// alu16_top
module alu16_top (
    input clk,
    input [5:0] alufn,
    input [15:0] a,
    input [15:0] b,
    output reg [15:0] y
  );
  reg [5:0] alufn_q;
  reg [15:0] a_q;
  reg [15:0] b_q;
  wire [15:0] alu_out;
  alu_3 alu (
    .alufn(alufn_q),
    .a(a_q),
    .b(b_q),
    .alu_output(alu_out)
  );
  always @(posedge clk) begin
    alufn_q <= alufn;
    a_q <= a;
    b_q <= b;
    y <= alu_out;
  end
endmodule
Size: ~54 flip-flops, about 55 I/O pins, roughly 0.0098 mm2 of cells after synthesis.
Settings: LEC_CHECK=0, ABC_AREA=1, CAP_MARGIN=40, CORE_ASPECT_RATIO=1.31, CORE_MARGIN=2, CORE_UTILIZATION=72, CTS_CLUSTER_DIAMETER=400, CTS_CLUSTER_SIZE=99, MAX_ROUTING_LAYER=met4, PLACE_DENSITY=0.39, SLEW_MARGIN=20; clock period 2.43 ns.
run.sh (not shown) runs the stock make flow with config.mk's settings and CLKGATE_MAP_FILE=.
The baseline did not get past clock tree synthesis (4_1_cts) on DPL-0033.
Then changed:
==> flow/config.mk (replaced) <==
export PLATFORM = sky130hd
export DESIGN_NAME = alu16_top
export DESIGN_NICKNAME = alu16_top
export VERILOG_FILES = /design/flow/design.v
export SDC_FILE = /design/flow/constraint.sdc
export NUM_CORES = 4
export LEC_CHECK = 0
export CAP_MARGIN = 20
export CORE_MARGIN = 2
export CORE_UTILIZATION = 40
export SLEW_MARGIN = 20
==> flow/constraint.sdc (replaced) <==
create_clock -name core_clock -period 6.35 [get_ports {clk}]
set_input_delay 1.2700 -clock core_clock [delete_from_list [all_inputs] [get_ports {clk}]]
set_output_delay 1.2700 -clock core_clock [all_outputs]
set_load 0.01 [all_outputs]
Result: The changed run ran to the end with no violations; die area went up by well over a third; synthesized area came out lower by a little under a tenth; synthesized cell count goes down by about a fifth.
Then changed:
--- a/flow/config.mk
+++ b/flow/config.mk
@@ -10 +10,2 @@
-export CORE_UTILIZATION = 40
+export CORE_UTILIZATION = 72
+export PLACE_DENSITY_LB_ADDON = 0.27
==> flow/constraint.sdc (replaced) <==
create_clock -name core_clock -period 5.77 [get_ports {clk}]
set_input_delay 1.1540 -clock core_clock [delete_from_list [all_inputs] [get_ports {clk}]]
set_output_delay 1.1540 -clock core_clock [all_outputs]
set_load 0.01 [all_outputs]
This time the run stopped in global routing (5_1_grt).
Die size goes down by 43%.
Synthesized cell count does not change.
Area after synthesis does not change.
Then changed:
--- a/flow/config.mk
+++ b/flow/config.mk
@@ -10,2 +10,3 @@
-export CORE_UTILIZATION = 72
-export PLACE_DENSITY_LB_ADDON = 0.27
+export CORE_UTILIZATION = 59
+export CTS_CLUSTER_DIAMETER = 400
+export CTS_CLUSTER_SIZE = 99
==> flow/constraint.sdc (replaced) <==
create_clock -name core_clock -period 6.5 [get_ports {clk}]
set_input_delay 1.3000 -clock core_clock [delete_from_list [all_inputs] [get_ports {clk}]]
set_output_delay 1.3000 -clock core_clock [all_outputs]
set_load 0.01 [all_outputs]
Outcome:
- The new run completed without violations
- die size grows by 21%
- synthesized area stays the same
- synthesized cell count does not change
Then changed:
--- a/flow/config.mk
+++ b/flow/config.mk
@@ -10,3 +10 @@
-export CORE_UTILIZATION = 59
-export CTS_CLUSTER_DIAMETER = 400
-export CTS_CLUSTER_SIZE = 99
+export CORE_UTILIZATION = 65
==> flow/constraint.sdc (replaced) <==
create_clock -name core_clock -period 5.31 [get_ports {clk}]
set_input_delay 1.0620 -clock core_clock [delete_from_list [all_inputs] [get_ports {clk}]]
set_output_delay 1.0620 -clock core_clock [all_outputs]
set_load 0.01 [all_outputs]
Result: Now the flow finished but failed the layout checks on setup timing; area after synthesis does not change; design area rose by 9.7%; hold slack gets better by 0.0091 ns; synthesized cell count stays the same; power rose by 60%; critical path depth is unchanged; via count rose by about 10%.
Then changed:
--- a/flow/config.mk
+++ b/flow/config.mk
@@ -10 +10,2 @@
-export CORE_UTILIZATION = 65
+export CORE_UTILIZATION = 71
+export SETUP_SLACK_MARGIN = 1.57
What happened: The changed run never finished: it broke off in global routing (5_1_grt) on GRT-0116. Die size falls by 8.2%. Synthesized cell count stays the same. Area after synthesis does not change.

---

## run A
alu16_top again, from the RTL that the note above started with.
==> flow/design.v (excerpt) <==
module alu16_top (
    input clk,
    input [5:0] alufn,
    input [15:0] a,
    input [15:0] b,
    output reg [15:0] y
  );
Settings: LEC_CHECK=0, ABC_AREA=1, CAP_MARGIN=20, CORE_MARGIN=2, CORE_UTILIZATION=70, CTS_CLUSTER_DIAMETER=276, CTS_CLUSTER_SIZE=34, MAX_ROUTING_LAYER=met4, SETUP_SLACK_MARGIN=0.99, SLEW_MARGIN=20; clock period 5.26 ns.
For run A, the flow was terminated by a tool error in 5_1_grt and produced no final design.
### run A -> run B
==> flow/config.mk <==
export PLATFORM = sky130hd
export DESIGN_NAME = alu16_top
export DESIGN_NICKNAME = alu16_top
export VERILOG_FILES = /design/flow/design.v
export SDC_FILE = /design/flow/constraint.sdc
export NUM_CORES = 4
export LEC_CHECK = 0
export CAP_MARGIN = 20
export CORE_MARGIN = 2
export CORE_UTILIZATION = 65
export SLEW_MARGIN = 20
==> flow/constraint.sdc <==
create_clock -name core_clock -period 5.25 [get_ports {clk}]
set_input_delay 1.0500 -clock core_clock [delete_from_list [all_inputs] [get_ports {clk}]]
set_output_delay 1.0500 -clock core_clock [all_outputs]
set_load 0.01 [all_outputs]
==> comparison <==
- In run B the area after synthesis turned out 800 um2 lower than in run A.
- Cmp run B and run A / adder-cell area share of the yosys netlist / lower: run A
- Post-synthesis net count: higher on run A
- Comparing the two runs side by side, run B comes out ahead of run A on placeable core area.
- Synthesized cell count, run B and run A: lower on run B
- When the final numbers for run B and run A were put side by side, the effective utilization at floorplan turned out to be greater in run A.
- Diff run A -> run B: buffer count from post-CTS setup fixing went down by 13; area of the die moved down; post-detailed-placement half-perimeter wirelength fell by 3.5%.
- Nothing crashed in run B and all stages finished; the problem is that the final layout failed, the offending checks being negative setup slack.
> inputs changed (run B -> run C)
--- a/flow/config.mk
+++ b/flow/config.mk
@@ -9,3 +9,5 @@
 export CORE_MARGIN = 2
-export CORE_UTILIZATION = 65
+export CORE_UTILIZATION = 71
+export PLACE_DENSITY_LB_ADDON = 0.27
 export SLEW_MARGIN = 20
+export TNS_END_PERCENT = 5
==> flow/constraint.sdc <==
create_clock -name core_clock -period 5.31 [get_ports {clk}]
set_input_delay 1.0620 -clock core_clock [delete_from_list [all_inputs] [get_ports {clk}]]
set_output_delay 1.0620 -clock core_clock [all_outputs]
set_load 0.01 [all_outputs]
## What came out
For run C, the flow was terminated by a tool error in 5_1_grt and produced no final design.
Compared with run B, in run C die footprint lost 1200 um2; routability congestion estimate picked up an extra about 12%; vertical die dimension lost 4.2%; post-placement cell count lost 0.48%.
Number of flops mapped to enable cells by yosys delta (run C -> run B): insignificant
On core footprint, run C does better than run B.

---

== JK ==
alu16_top again, from the RTL that the note above started with.
clock: 5.39 ns
lec_check: 0
abc_area: 0
cap_margin: 25
core_aspect_ratio: 0.71
core_margin: 2
core_utilization: 68
cts_cluster_diameter: 205
gpl_routability_driven: 0
max_routing_layer: met4
slew_margin: 20
tns_end_percent: 5
The final report for JK shows a completed flow and a layout that fails verification, specifically setup timing.
diff inputs: JK => MS
==> flow/config.mk <==
export PLATFORM = sky130hd
export DESIGN_NAME = alu16_top
export DESIGN_NICKNAME = alu16_top
export VERILOG_FILES = /design/flow/design.v
export SDC_FILE = /design/flow/constraint.sdc
export NUM_CORES = 4
export LEC_CHECK = 0
export CAP_MARGIN = 20
export CORE_MARGIN = 2
export CORE_UTILIZATION = 40
export SLEW_MARGIN = 20
==> flow/constraint.sdc <==
create_clock -name core_clock -period 6.5 [get_ports {clk}]
set_input_delay 1.3000 -clock core_clock [delete_from_list [all_inputs] [get_ports {clk}]]
set_output_delay 1.3000 -clock core_clock [all_outputs]
set_load 0.01 [all_outputs]
Findings:
MS: all stages complete, timing, DRC and antenna checks passed
For JK, the highest metal layer used by the detailed router was met4, unlike MS, where it was met5.
Relative to JK, leakage power decreased by about 8% in MS.
Relative to JK, the number of standard-cell rows in the floorplan measured on MS has increased by more than half.
From JK to MS the numbers moved as follows: count of placed standard cells including taps shows an increase of 2.7%; post-synthesis cell count shows no meaningful change; worst setup slack shows an increase of 0.45 ns; layout overhead on the synthesized area shows a reduction of 7.9 points.
In the metrics for MS and JK, the one carrying the lower overall power after layout is MS.
Logic gate share of total power: MS vs JK down 5.5 points
[inputs] AL vs MS
-- flow/config.mk --
<<< MS, line 10
export CORE_UTILIZATION = 40
>>> AL, line 10
export CORE_UTILIZATION = 68
export SETUP_SLACK_MARGIN = -0.14
==> flow/constraint.sdc <==
create_clock -name core_clock -period 5.62 [get_ports {clk}]
set_input_delay 1.1240 -clock core_clock [delete_from_list [all_inputs] [get_ports {clk}]]
set_output_delay 1.1240 -clock core_clock [all_outputs]
set_load 0.01 [all_outputs]
## What came out
STATUS run=AL STAGES=ALL_DONE FINAL_CHECKS=FAILED CAUSE=setup timing
Relative to MS, minimum clock period has decreased by 0.51 ns in AL.
Changes observed in AL relative to MS: global-route wire length before repair grew by 3.9%; clock insertion delay at the later pin of the skew report shows no meaningful change; signed area change from the synthesized netlist to the final layout saw an increase; number of gates on the worst path with buffers counted now larger.
The starting density of the core in AL sits 28 points above the value recorded for MS.
Compared with MS, in AL clock distribution area overhead in the final layout now smaller; wire length after detailed routing shows an increase of about 6%; per-cell routed wire length saw an increase.
Going from MS to AL, length of routed met2 wiring grew by a few percent.
Input-level comparison between TR and AL:
-- flow/config.mk --
<<< AL, line 10
export CORE_UTILIZATION = 68
export SETUP_SLACK_MARGIN = -0.14
>>> TR, line 10
export CORE_UTILIZATION = 29
==> flow/constraint.sdc <==
create_clock -name core_clock -period 6.35 [get_ports {clk}]
set_input_delay 1.2700 -clock core_clock [delete_from_list [all_inputs] [get_ports {clk}]]
set_output_delay 1.2700 -clock core_clock [all_outputs]
set_load 0.01 [all_outputs]
- Of AL and TR, only TR finishes the flow clean.
- Taking AL as the reference, in TR number of clock-tree buffers in the layout fell 2; global routing usage on met1 fell 31 points; number of antenna violations at the first check in global routing rose 1; power consumption fell about 20%.

---

== branch ember ==
The RTL this note starts from:
==> flow/design.v <==
module adder16_7 (
    input [5:0] alufn,
    input [15:0] a,
    input [15:0] b,
    output reg [15:0] out,
    output reg z,
    output reg n,
    output reg v
  );
  reg [15:0] sum;
  reg [15:0] xb;
  always @* begin
    xb = b ^ {5'h10{alufn[0+0-:1]}};
    case (alufn[0+1-:2])
      2'h0: begin
        sum = a + b;
      end
      2'h1: begin
        sum = a - b;
      end
      2'h2: begin
        sum = a * b;
      end
      2'h3: begin
        sum = xb + 1'h1;
      end
      default: begin
        sum = a - b;
      end
    endcase
    v = (a[15+0-:1] & xb[15+0-:1] & ~sum[15+0-:1]) | (~a[15+0-:1] & ~xb[15+0-:1] & sum[15+0-:1]);
    n = sum[15+0-:1];
    z = (~|sum);
    out = sum;
  end
endmodule
module boolean16_9 (
    input [5:0] alufn,
    input [15:0] a,
    input [15:0] b,
    output reg [15:0] out
  );
  always @* begin
    case (alufn[0+3-:4])
      4'h8: begin
        out = a & b;
      end
      4'he: begin
        out = a | b;
      end
      4'h6: begin
        out = a ^ b;
      end
      4'ha: begin
        out = a;
      end
      default: begin
        out = 16'h0000;
      end
    endcase
  end
endmodule
module compare16_10 (
    input [5:0] alufn,
    input z,
    input v,
    input n,
    output reg [15:0] out
  );
  always @* begin
    case (alufn[1+1-:2])
      2'h1: begin
        out = z;
      end
      2'h2: begin
        out = n ^ v;
      end
      2'h3: begin
        out = z | (n ^ v);
      end
      default: begin
        out = 1'h0;
      end
    endcase
  end
endmodule
module shifter16_8 (
    input [15:0] a,
    input [15:0] b,
    input [5:0] alufn,
    output reg [15:0] out
  );
  always @* begin
    case (alufn[0+1-:2])
      2'h0: begin
        out = a <<< b[0+4-:5];
      end
      2'h1: begin
        out = a >>> b[0+4-:5];
      end
      2'h3: begin
        out = $signed(a) >>> b[0+4-:5];
      end
      default: begin
        out = 1'h0;
      end
    endcase
  end
endmodule
module alu_3 (
    input [5:0] alufn,
    input [15:0] a,
    input [15:0] b,
    output reg [15:0] alu_output
  );
  wire [16-1:0] M_add_out;
  wire [1-1:0] M_add_z;
  wire [1-1:0] M_add_n;
  wire [1-1:0] M_add_v;
  reg [6-1:0] M_add_alufn;
  reg [16-1:0] M_add_a;
  reg [16-1:0] M_add_b;
  adder16_7 add (
    .alufn(M_add_alufn),
    .a(M_add_a),
    .b(M_add_b),
    .out(M_add_out),
    .z(M_add_z),
    .n(M_add_n),
    .v(M_add_v)
  );
  wire [16-1:0] M_shift_out;
  reg [16-1:0] M_shift_a;
  reg [16-1:0] M_shift_b;
  reg [6-1:0] M_shift_alufn;
  shifter16_8 shift (
    .a(M_shift_a),
    .b(M_shift_b),
    .alufn(M_shift_alufn),
    .out(M_shift_out)
  );
  wire [16-1:0] M_bool_out;
  reg [6-1:0] M_bool_alufn;
  reg [16-1:0] M_bool_a;
  reg [16-1:0] M_bool_b;
  boolean16_9 bool (
    .alufn(M_bool_alufn),
    .a(M_bool_a),
    .b(M_bool_b),
    .out(M_bool_out)
  );
  wire [16-1:0] M_comp_out;
  reg [6-1:0] M_comp_alufn;
  reg [1-1:0] M_comp_z;
  reg [1-1:0] M_comp_v;
  reg [1-1:0] M_comp_n;
  compare16_10 comp (
    .alufn(M_comp_alufn),
    .z(M_comp_z),
    .v(M_comp_v),
    .n(M_comp_n),
    .out(M_comp_out)
  );
  always @* begin
    M_add_a = a;
    M_add_b = b;
    M_add_alufn = alufn;
    if (alufn[5:4] == 2'h3) begin
      M_add_alufn[1:0] = 2'h1;
    end
    M_comp_v = M_add_v;
    M_comp_n = M_add_n;
    M_comp_z = M_add_z;
    M_comp_alufn = alufn;
    M_bool_a = a;
    M_bool_b = b;
    M_bool_alufn = alufn;
    M_shift_a = a;
    M_shift_b = b;
    M_shift_alufn = alufn;
    case (alufn[4+1-:2])
      2'h0: begin
        alu_output = M_add_out;
      end
      2'h1: begin
        alu_output = M_bool_out;
      end
      2'h2: begin
        alu_output = M_shift_out;
      end
      2'h3: begin
        alu_output = M_comp_out;
      end
      default: begin
        alu_output = 16'h0000;
      end
    endcase
  end
endmodule
module alu16_top (
    input clk,
    input [5:0] alufn,
    input [15:0] a,
    input [15:0] b,
    output reg [15:0] y
  );
  reg [5:0] alufn_q;
  reg [15:0] a_q;
  reg [15:0] b_q;
  wire [15:0] alu_out;
  alu_3 alu (
    .alufn(alufn_q),
    .a(a_q),
    .b(b_q),
    .alu_output(alu_out)
  );
  always @(posedge clk) begin
    alufn_q <= alufn;
    a_q <= a;
    b_q <= b;
    y <= alu_out;
  end
endmodule
export LEC_CHECK = 0
export CAP_MARGIN = 20
export CELL_PAD_IN_SITES_GLOBAL_PLACEMENT = 3
export CORE_MARGIN = 2
export CORE_UTILIZATION = 36
export CTS_CLUSTER_DIAMETER = 306
export CTS_CLUSTER_SIZE = 100
export PLACE_DENSITY = 0.89
export SLEW_MARGIN = 20
export TNS_END_PERCENT = 20
create_clock -name core_clock -period 6.5 [get_ports {clk}]
branch ember closes out successfully: all stages finished, all timing, DRC and antenna checks passed.
Inputs modified between branch ember and branch indigo:
- a change of CORE_UTILIZATION from 36 to 32
- an added ABC_AREA of 1
- a change of TNS_END_PERCENT from 20 to 95
## What came out
branch indigo ended with every stage complete and zero timing, DRC or antenna violations. Compared with branch ember, branch indigo shows a higher standard cell core area. Against branch ember, branch indigo comes in 0.052 ns lower on hold slack. sky130_fd_sc_hd__fa_1 as the cell with the biggest individual delay on the critical path was reported by branch ember, and sky130_fd_sc_hd__dfxtp_1 by branch indigo. The run showing the greater least setup slack across all paths after layout is branch indigo. Sequential fraction of design power on branch indigo is up relative to branch ember. Compared with branch ember, in branch indigo post-synthesis cell count higher; fmax +1.4 MHz; routed wire length went up; proportion of power drawn by combinational gates decreased by 1.9 points relative to the old numbers; count of clock-buffer cells in the layout stayed essentially flat.
Power and IR drop assume default switching activity.
